==> job 9947 <==
## breakout
module breakout(
    input logic clk,
    input logic right,
    input logic left,
    input logic reset,
    output logic [2:0] red,
    output logic [2:0] green,
    output logic [2:0] blue,
    output logic hsync,
    output logic vsync
    );
==> flow/config.mk <==
export PLATFORM = sky130hd
export DESIGN_NAME = breakout
export DESIGN_NICKNAME = breakout
export VERILOG_FILES = /design/flow/design.v
export SDC_FILE = /design/flow/constraint.sdc
export NUM_CORES = 4
export LEC_CHECK = 0
export CAP_MARGIN = 20
export CORE_ASPECT_RATIO = 0.97
export CORE_MARGIN = 2
export CORE_UTILIZATION = 62
export CTS_CLUSTER_DIAMETER = 298
export HOLD_SLACK_MARGIN = 0.1
export MIN_ROUTING_LAYER = met1
export SETUP_SLACK_MARGIN = 2.0
export SLEW_MARGIN = 20
==> flow/constraint.sdc <==
create_clock -name core_clock -period 9.49 [get_ports {clk}]
set_input_delay 1.8980 -clock core_clock [delete_from_list [all_inputs] [get_ports {clk}]]
set_output_delay 1.8980 -clock core_clock [all_outputs]
set_load 0.01 [all_outputs]
run.sh (not shown) runs the stock make flow with config.mk's settings and CLKGATE_MAP_FILE=.
==> job 7772 (differences from job 9947) <==
==> flow/config.mk (replaced) <==
export PLATFORM = sky130hd
export DESIGN_NAME = breakout
export DESIGN_NICKNAME = breakout
export VERILOG_FILES = /design/flow/design.v
export SDC_FILE = /design/flow/constraint.sdc
export NUM_CORES = 4
export LEC_CHECK = 0
export CAP_MARGIN = 20
export CORE_MARGIN = 2
export CORE_UTILIZATION = 60
export CTS_CLUSTER_DIAMETER = 70
export MIN_ROUTING_LAYER = met1
export SLEW_MARGIN = 20
export TNS_END_PERCENT = 35
==> flow/constraint.sdc (replaced) <==
create_clock -name core_clock -period 4.44 [get_ports {clk}]
set_input_delay 0.8880 -clock core_clock [delete_from_list [all_inputs] [get_ports {clk}]]
set_output_delay 0.8880 -clock core_clock [all_outputs]
set_load 0.01 [all_outputs]
==> results <==
- Clock skew: job 7772 is higher than job 9947 (0.0033 ns).
- Global-route usage: job 7772 is higher than job 9947 (1.6 points).
- Between job 7772 and job 9947, the lower worst hold slack is in job 7772 (gap 0.0017 ns).
- Against job 7772, the sequential share of layout area of job 9947 is higher by 1.7 points.
- The combinational power of job 7772 is 2.6 times that of job 9947.
- Cell count: job 9947 is lower than job 7772 (5.8%).
- Job 9947 completed with no timing, DRC or antenna violations. Job 7772 produced a layout that fails on setup timing.
- In clock-buffer cell count, job 9947 and job 7772 do not differ.
- Critical path depth is the same in job 7772 and job 9947.
- In flip-flop count, job 7772 and job 9947 do not differ.

---

==> run a: inputs <==
Starting RTL as in the previous note.
clock: 11.5 ns
lec_check: 0
cap_margin: 10
cell_pad_in_sites_detail_placement: 2
core_aspect_ratio: 0.66
core_margin: 8
core_utilization: 31
gpl_routability_driven: 0
gpl_timing_driven: 1
hold_slack_margin: 0.3
setup_slack_margin: 2.81
slew_margin: 15
==> run b (differences from run a) <==
ABC_AREA = 1   (was not set)
CAP_MARGIN = 20   (was 10)
CELL_PAD_IN_SITES_DETAIL_PLACEMENT = not set   (was 2)
CORE_ASPECT_RATIO = not set   (was 0.66)
CORE_MARGIN = 2   (was 8)
CORE_UTILIZATION = 65   (was 31)
GPL_ROUTABILITY_DRIVEN = not set   (was 0)
GPL_TIMING_DRIVEN = not set   (was 1)
HOLD_SLACK_MARGIN = not set   (was 0.3)
SETUP_SLACK_MARGIN = not set   (was 2.81)
SLEW_MARGIN = 20   (was 15)
==> flow/constraint.sdc (replaced) <==
create_clock -name core_clock -period 4.68 [get_ports {clk}]
set_input_delay 0.9360 -clock core_clock [delete_from_list [all_inputs] [get_ports {clk}]]
set_output_delay 0.9360 -clock core_clock [all_outputs]
set_load 0.01 [all_outputs]
==> run c (differences from run a) <==
ABC_AREA = 1   (was not set)
CAP_MARGIN = 0   (was 10)
CELL_PAD_IN_SITES_DETAIL_PLACEMENT = not set   (was 2)
CORE_ASPECT_RATIO = not set   (was 0.66)
CORE_MARGIN = 2   (was 8)
CORE_UTILIZATION = 72   (was 31)
CTS_CLUSTER_DIAMETER = 349   (was not set)
GPL_TIMING_DRIVEN = not set   (was 1)
HOLD_SLACK_MARGIN = not set   (was 0.3)
PLACE_DENSITY_LB_ADDON = 0.02   (was not set)
SETUP_SLACK_MARGIN = -0.23   (was 2.81)
SLEW_MARGIN = 25   (was 15)
==> flow/constraint.sdc (replaced) <==
create_clock -name core_clock -period 3.63 [get_ports {clk}]
set_input_delay 0.7260 -clock core_clock [delete_from_list [all_inputs] [get_ports {clk}]]
set_output_delay 0.7260 -clock core_clock [all_outputs]
set_load 0.01 [all_outputs]
==> impl_results.html <==
<h3>Run summary</h3>
<table>
<tr><th>Metric</th><th>Value</th></tr>
<tr><th colspan="2">Global routing</th></tr>
<tr><td>Met1 Usage GRT</td><td>52.0%</td></tr>
<tr><td>Total routing usage reported by global routing</td><td>between 40% and 50%</td></tr>
<tr><td>Met3 demand-to-capacity share in global routing</td><td>10.7%</td></tr>
<tr><th colspan="2">Outcome</th></tr>
<tr><td>Run status</td><td>failed layout checks</td></tr>
<tr><td>Checks failing in the layout checks</td><td>negative setup slack</td></tr>
<tr><th colspan="2">Setup path</th></tr>
<tr><td>Required time worst endpoint</td><td>about 2.9 ns</td></tr>
<tr><td>FF-to-FF End</td><td>game_inst.brick_alive48</td></tr>
<tr><td>Launching element of the worst setup path</td><td>game_inst.paddlePosition[2]</td></tr>
<tr><td>Cell depth of the worst flop-to-flop path</td><td>24</td></tr>
<tr><th colspan="2">Yosys</th></tr>
<tr><td>Most frequent cell after synthesis</td><td>sky130_fd_sc_hd__nand2_1</td></tr>
<tr><th colspan="2">Final timing</th></tr>
<tr><td>Worst setup slack after layout</td><td>-0.491 ns</td></tr>
<tr><td>Setup violations, final</td><td>between 90 and 100</td></tr>
<tr><th colspan="2">Drt</th></tr>
<tr><td>Via-per-instance ratio</td><td>6.35</td></tr>
<tr><th colspan="2">Worst hold path</th></tr>
<tr><td>Hold Startpoint</td><td>game_inst.brick_alive36</td></tr>
<tr><th colspan="2">Floorplanning</th></tr>
<tr><td>Die extent in x</td><td>~130 um</td></tr>
<tr><th colspan="2">Place</th></tr>
<tr><td>Detailed-placement wirelength estimate</td><td>about 24,000 um</td></tr>
</table>
That was run c.
==> impl_results.html <==
<h3>Run summary</h3>
<table>
<tr><th>Metric</th><th>Value</th></tr>
<tr><th colspan="2">Outcome</th></tr>
<tr><td>Run status</td><td>complete, no violations</td></tr>
<tr><th colspan="2">Setup path</th></tr>
<tr><td>Launching element of the worst setup path</td><td>game_inst.paddlePosition[2]</td></tr>
<tr><td>FF-to-FF End</td><td>game_inst.a[2]</td></tr>
<tr><td>Required time worst endpoint</td><td>9.20 ns</td></tr>
<tr><td>Cell depth of the worst flop-to-flop path</td><td>12</td></tr>
<tr><th colspan="2">Global routing</th></tr>
<tr><td>Met1 Usage GRT</td><td>about a quarter</td></tr>
<tr><th colspan="2">Drt</th></tr>
<tr><td>Via-per-instance ratio</td><td>5.79</td></tr>
<tr><th colspan="2">Final timing</th></tr>
<tr><td>Setup violations, final</td><td>0</td></tr>
<tr><td>Worst setup slack after layout</td><td>roughly 4.1 ns</td></tr>
<tr><th colspan="2">Worst hold path</th></tr>
<tr><td>Hold Startpoint</td><td>game_inst.brick_alive62</td></tr>
<tr><th colspan="2">Floorplanning</th></tr>
<tr><td>Die extent in x</td><td>238 um</td></tr>
<tr><th colspan="2">Place</th></tr>
<tr><td>Detailed-placement wirelength estimate</td><td>~28,000 um</td></tr>
</table>
That was run a.
==> impl_results.html <==
<h3>Run summary</h3>
<table>
<tr><th>Metric</th><th>Value</th></tr>
<tr><th colspan="2">Global routing</th></tr>
<tr><td>Total routing usage reported by global routing</td><td>between 30% and 40%</td></tr>
<tr><td>Met3 demand-to-capacity share in global routing</td><td>7.22%</td></tr>
<tr><td>Met1 Usage GRT</td><td>51.2%</td></tr>
<tr><th colspan="2">Worst hold path</th></tr>
<tr><td>Hold Startpoint</td><td>game_inst.brick_alive72</td></tr>
<tr><th colspan="2">Run</th></tr>
<tr><td>Count of tool warnings</td><td>37</td></tr>
<tr><th colspan="2">Setup path</th></tr>
<tr><td>Worst-path cell with the longest stage delay</td><td>sky130_fd_sc_hd__dfxtp_1</td></tr>
<tr><td>Launching element of the worst setup path</td><td>game_inst.ballY[2]</td></tr>
<tr><td>Required time worst endpoint</td><td>3.74 ns</td></tr>
<tr><td>FF-to-FF End</td><td>game_inst.brick_alive48</td></tr>
<tr><td>Cell depth of the worst flop-to-flop path</td><td>20</td></tr>
<tr><th colspan="2">Final timing</th></tr>
<tr><td>Setup violations, final</td><td>0</td></tr>
<tr><th colspan="2">Drt</th></tr>
<tr><td>Via-per-instance ratio</td><td>between 5 and 6</td></tr>
<tr><th colspan="2">Floorplanning</th></tr>
<tr><td>Die extent in x</td><td>135 um</td></tr>
<tr><th colspan="2">Place</th></tr>
<tr><td>Detailed-placement wirelength estimate</td><td>between 20,000 and 25,000 um</td></tr>
<tr><th colspan="2">CTS</th></tr>
<tr><td>Buffers inserted by post-CTS timing repair</td><td>0</td></tr>
<tr><th colspan="2">Yosys</th></tr>
<tr><td>Gate Count Post-Synth</td><td>roughly 1,700</td></tr>
<tr><th colspan="2">Outcome</th></tr>
<tr><td>Run status</td><td>complete, no violations</td></tr>
<tr><th colspan="2">Power</th></tr>
<tr><td>Comb power frac</td><td>a little over an eighth</td></tr>
</table>
That was run b.

---

==> trial 24 <==
Starting RTL as in the previous note.
export LEC_CHECK = 0
export ABC_AREA = 1
export CAP_MARGIN = 20
export CORE_ASPECT_RATIO = 0.72
export CORE_MARGIN = 2
export CORE_UTILIZATION = 72
export CTS_CLUSTER_DIAMETER = 397
export CTS_CLUSTER_SIZE = 99
export HOLD_SLACK_MARGIN = 0.27
export PLACE_DENSITY = 0.39
export SLEW_MARGIN = 20
export TNS_END_PERCENT = 15
create_clock -name core_clock -period 3.76 [get_ports {clk}]
==> build 13: changes against trial 24 <==
==> flow/config.mk (replaced) <==
export PLATFORM = sky130hd
export DESIGN_NAME = breakout
export DESIGN_NICKNAME = breakout
export VERILOG_FILES = /design/flow/design.v
export SDC_FILE = /design/flow/constraint.sdc
export NUM_CORES = 4
export LEC_CHECK = 0
export CAP_MARGIN = 20
export CORE_MARGIN = 2
export CORE_UTILIZATION = 40
export SLEW_MARGIN = 20
==> flow/constraint.sdc (replaced) <==
create_clock -name core_clock -period 8.0 [get_ports {clk}]
set_input_delay 1.6000 -clock core_clock [delete_from_list [all_inputs] [get_ports {clk}]]
set_output_delay 1.6000 -clock core_clock [all_outputs]
set_load 0.01 [all_outputs]
==> build 69: changes against trial 24 <==
==> flow/config.mk (replaced) <==
export PLATFORM = sky130hd
export DESIGN_NAME = breakout
export DESIGN_NICKNAME = breakout
export VERILOG_FILES = /design/flow/design.v
export SDC_FILE = /design/flow/constraint.sdc
export NUM_CORES = 4
export LEC_CHECK = 0
export ABC_AREA = 1
export CAP_MARGIN = 20
export CORE_MARGIN = 2
export CORE_UTILIZATION = 67
export SLEW_MARGIN = 20
==> flow/constraint.sdc (replaced) <==
create_clock -name core_clock -period 5.17 [get_ports {clk}]
set_input_delay 1.0340 -clock core_clock [delete_from_list [all_inputs] [get_ports {clk}]]
set_output_delay 1.0340 -clock core_clock [all_outputs]
set_load 0.01 [all_outputs]
==> notes <==
- Build 13 completed with no timing, DRC or antenna violations. Build 69 finished with timing, DRC and antenna clean. Trial 24 finished with setup timing left.
- In synthesized cell count, build 69 and trial 24 do not differ.
- Between build 13 and trial 24, the lower first-iteration DRC count is in build 13 (gap 70%, measured against trial 24).
- Count of clock-buffer cells in the layout is the same in build 13 and trial 24.
- Of trial 24 and build 13, trial 24 has the higher sequential power (gap about 110%, measured against build 13).
- In synthesized area, build 69 and trial 24 do not differ.
- In flip-flop count, build 69 and build 13 do not differ.

---

==> run D: inputs <==
Starting RTL as in the previous note.
// breakout
module breakout(
    input logic clk,
    input logic right,
    input logic left,
    input logic reset,
    output logic [2:0] red,
    output logic [2:0] green,
    output logic [2:0] blue,
    output logic hsync,
    output logic vsync
    );
export LEC_CHECK = 0
export ABC_AREA = 1
export CAP_MARGIN = 20
export CORE_ASPECT_RATIO = 1.23
export CORE_MARGIN = 2
export CORE_UTILIZATION = 72
export CTS_CLUSTER_SIZE = 97
export SLEW_MARGIN = 20
export TNS_END_PERCENT = 10
create_clock -name core_clock -period 4.36 [get_ports {clk}]
==> run Y (differences from run D) <==
- CORE_ASPECT_RATIO: 1.23 -> not set
- CORE_UTILIZATION: 72 -> 71
- CTS_CLUSTER_SIZE: 97 -> not set
- TNS_END_PERCENT: 10 -> not set
==> flow/constraint.sdc (replaced) <==
create_clock -name core_clock -period 6.5 [get_ports {clk}]
set_input_delay 1.3000 -clock core_clock [delete_from_list [all_inputs] [get_ports {clk}]]
set_output_delay 1.3000 -clock core_clock [all_outputs]
set_load 0.01 [all_outputs]
==> run E (differences from run D) <==
- ABC_AREA: 1 -> not set
- CORE_ASPECT_RATIO: 1.23 -> not set
- CORE_UTILIZATION: 72 -> 40
- CTS_CLUSTER_SIZE: 97 -> not set
- TNS_END_PERCENT: 10 -> not set
==> flow/constraint.sdc (replaced) <==
create_clock -name core_clock -period 6.49 [get_ports {clk}]
set_input_delay 1.2980 -clock core_clock [delete_from_list [all_inputs] [get_ports {clk}]]
set_output_delay 1.2980 -clock core_clock [all_outputs]
set_load 0.01 [all_outputs]
==> results <==
| quantity | run Y | run E | run D |
|---|---|---|---|
| Static leakage power | 0.00574 µW | 0.00402 µW | 0.00590 µW |
| GR Util met2 | 62.0% | 33.4% | 69.0% |
| Total power after layout | 2330 µW | 2340 µW | 3530 µW |
| Inverter tally of the final layout excluding the clock network | 188 | 53 | 188 |
| First element of the critical path | game_inst.ballX[0] | game_inst.paddlePosition[2] | game_inst.ballX[1] |
| Number of warnings in the stage logs | 37 | 37 | 38 |
| Logic area | 7030 µm² | 6350 µm² | 7070 µm² |
| Post-synthesis simple-gate area fraction | 34.8% | 20.4% | 34.8% |
| Mux share | 0% | 0.0996% | 0% |
| Maximum number of pins on one net before global-route repair | 62 | 113 | 62 |
| Setup slack of the most critical reg-to-reg path | 2.22 ns | 2.78 ns | 0.63 ns |
| Run status | no timing/DRC/antenna violations | no timing/DRC/antenna violations | no timing/DRC/antenna violations |
| Length of routed met3 wiring | 3690 µm | 1250 µm | 2920 µm |
| Overall die area | 16800 µm² | 26400 µm² | 16600 µm² |
| Worst path arrival time | 4.39 ns | 4.67 ns | 3.32 ns |
| Final design utilization | 77.8% | 43.8% | 80.1% |
| Share of synthesized cell area in full adder, half adder and majority cells | 11.3% | 12.6% | 11.3% |
| Init Core Util | 73.2% | 40.3% | 73.7% |

---

==> exp/sierra <==
Starting RTL as in the previous note.
Settings: LEC_CHECK=0, ABC_AREA=1, CAP_MARGIN=20, CORE_MARGIN=2, CORE_UTILIZATION=72, CTS_CLUSTER_DIAMETER=91, CTS_CLUSTER_SIZE=80, PLACE_DENSITY_LB_ADDON=0.09, SETUP_SLACK_MARGIN=0.41, SLEW_MARGIN=20; clock period 1.37 ns.
==> exp/juniper (differences from exp/sierra) <==
ABC_AREA = unset   (was 1)
CTS_CLUSTER_DIAMETER = 375   (was 91)
CTS_CLUSTER_SIZE = 98   (was 80)
PLACE_DENSITY_LB_ADDON = unset   (was 0.09)
SETUP_SLACK_MARGIN = unset   (was 0.41)
==> flow/constraint.sdc (replaced) <==
create_clock -name core_clock -period 8.83 [get_ports {clk}]
set_input_delay 1.7660 -clock core_clock [delete_from_list [all_inputs] [get_ports {clk}]]
set_output_delay 1.7660 -clock core_clock [all_outputs]
set_load 0.01 [all_outputs]
==> exp/amber (differences from exp/sierra) <==
CORE_ASPECT_RATIO = 0.5   (was unset)
CTS_CLUSTER_DIAMETER = 397   (was 91)
CTS_CLUSTER_SIZE = 97   (was 80)
PLACE_DENSITY_LB_ADDON = unset   (was 0.09)
SETUP_SLACK_MARGIN = 0.91   (was 0.41)
==> flow/constraint.sdc (replaced) <==
create_clock -name core_clock -period 3.79 [get_ports {clk}]
set_input_delay 0.7580 -clock core_clock [delete_from_list [all_inputs] [get_ports {clk}]]
set_output_delay 0.7580 -clock core_clock [all_outputs]
set_load 0.01 [all_outputs]
==> comparison <==
exp/sierra did not get past clock tree synthesis (4_1_cts) on DPL-0038. exp/juniper finished clean. exp/amber failed in global routing (5_1_grt). Synthesized cell count: exp/amber is higher than exp/juniper (44%). Area after synthesis is the same in exp/sierra and exp/amber. Against exp/sierra, the die size of exp/juniper is lower by about 10%.
==> figures <==
| metric | exp/juniper | exp/sierra | exp/amber |
|---|---|---|---|
| Status | no timing/DRC/antenna violations | aborted with a tool error | aborted with a tool error |
| Last stage reached | - | clock tree synthesis (4_1_cts) | global routing (5_1_grt) |
| Height of the die | 122 um | 129 um | 92.2 um |
| Placed instance area | 0.0101 mm2 | 0.0148 mm2 | 0.0121 mm2 |
| Number of sinks handled by clock tree synthesis | 156 | - | 156 |
| CTS hold repair buffers | 0 | - | 0 |
| Share of synthesized cell area in and-or and or-and compound cells | 23.8% | 13.0% | 13.0% |
| Resized Gates After CTS | 0 | - | 155 |
| Buffer type at the clock tree root | sky130_fd_sc_hd__clkbuf_16 | - | sky130_fd_sc_hd__clkbuf_16 |
| Chip area | 0.0149 mm2 | 0.0166 mm2 | 0.0166 mm2 |
| Library cell with the highest instance count after synthesis | sky130_fd_sc_hd__dfxtp_1 | sky130_fd_sc_hd__nand2_1 | sky130_fd_sc_hd__nand2_1 |
| Mean Syn Cell Area | 8.46 um2 | 6.56 um2 | 6.56 um2 |
| Maximum root-to-sink buffer count | 2 | - | 2 |
| Largest type area fraction | 31.1% | 27.9% | 27.9% |
| Post-synthesis cell area | 0.0101 mm2 | 0.0112 mm2 | 0.0112 mm2 |
| Distinct lib cells used | 82 | 54 | 54 |
| Final HPWL DP | 17600 um | 36800 um | 26000 um |
| Number of clock buffers inserted by TritonCTS | 17 | - | 17 |
| # Post-CTS Setup Buffers | 0 | - | 16 |
| Mux cell area share | 0.0996% | 0% | 0% |
| Final estimated routing congestion in global placement | 0.921 | 1.06 | 1.02 |
| Cell count after placement | 1320 | 2238 | 1966 |
| Initial Utilization | 73.0% | 73.7% | 73.3% |
| CTS H-tree lvls | 4 | - | 4 |
Power and IR drop assume default switching activity.
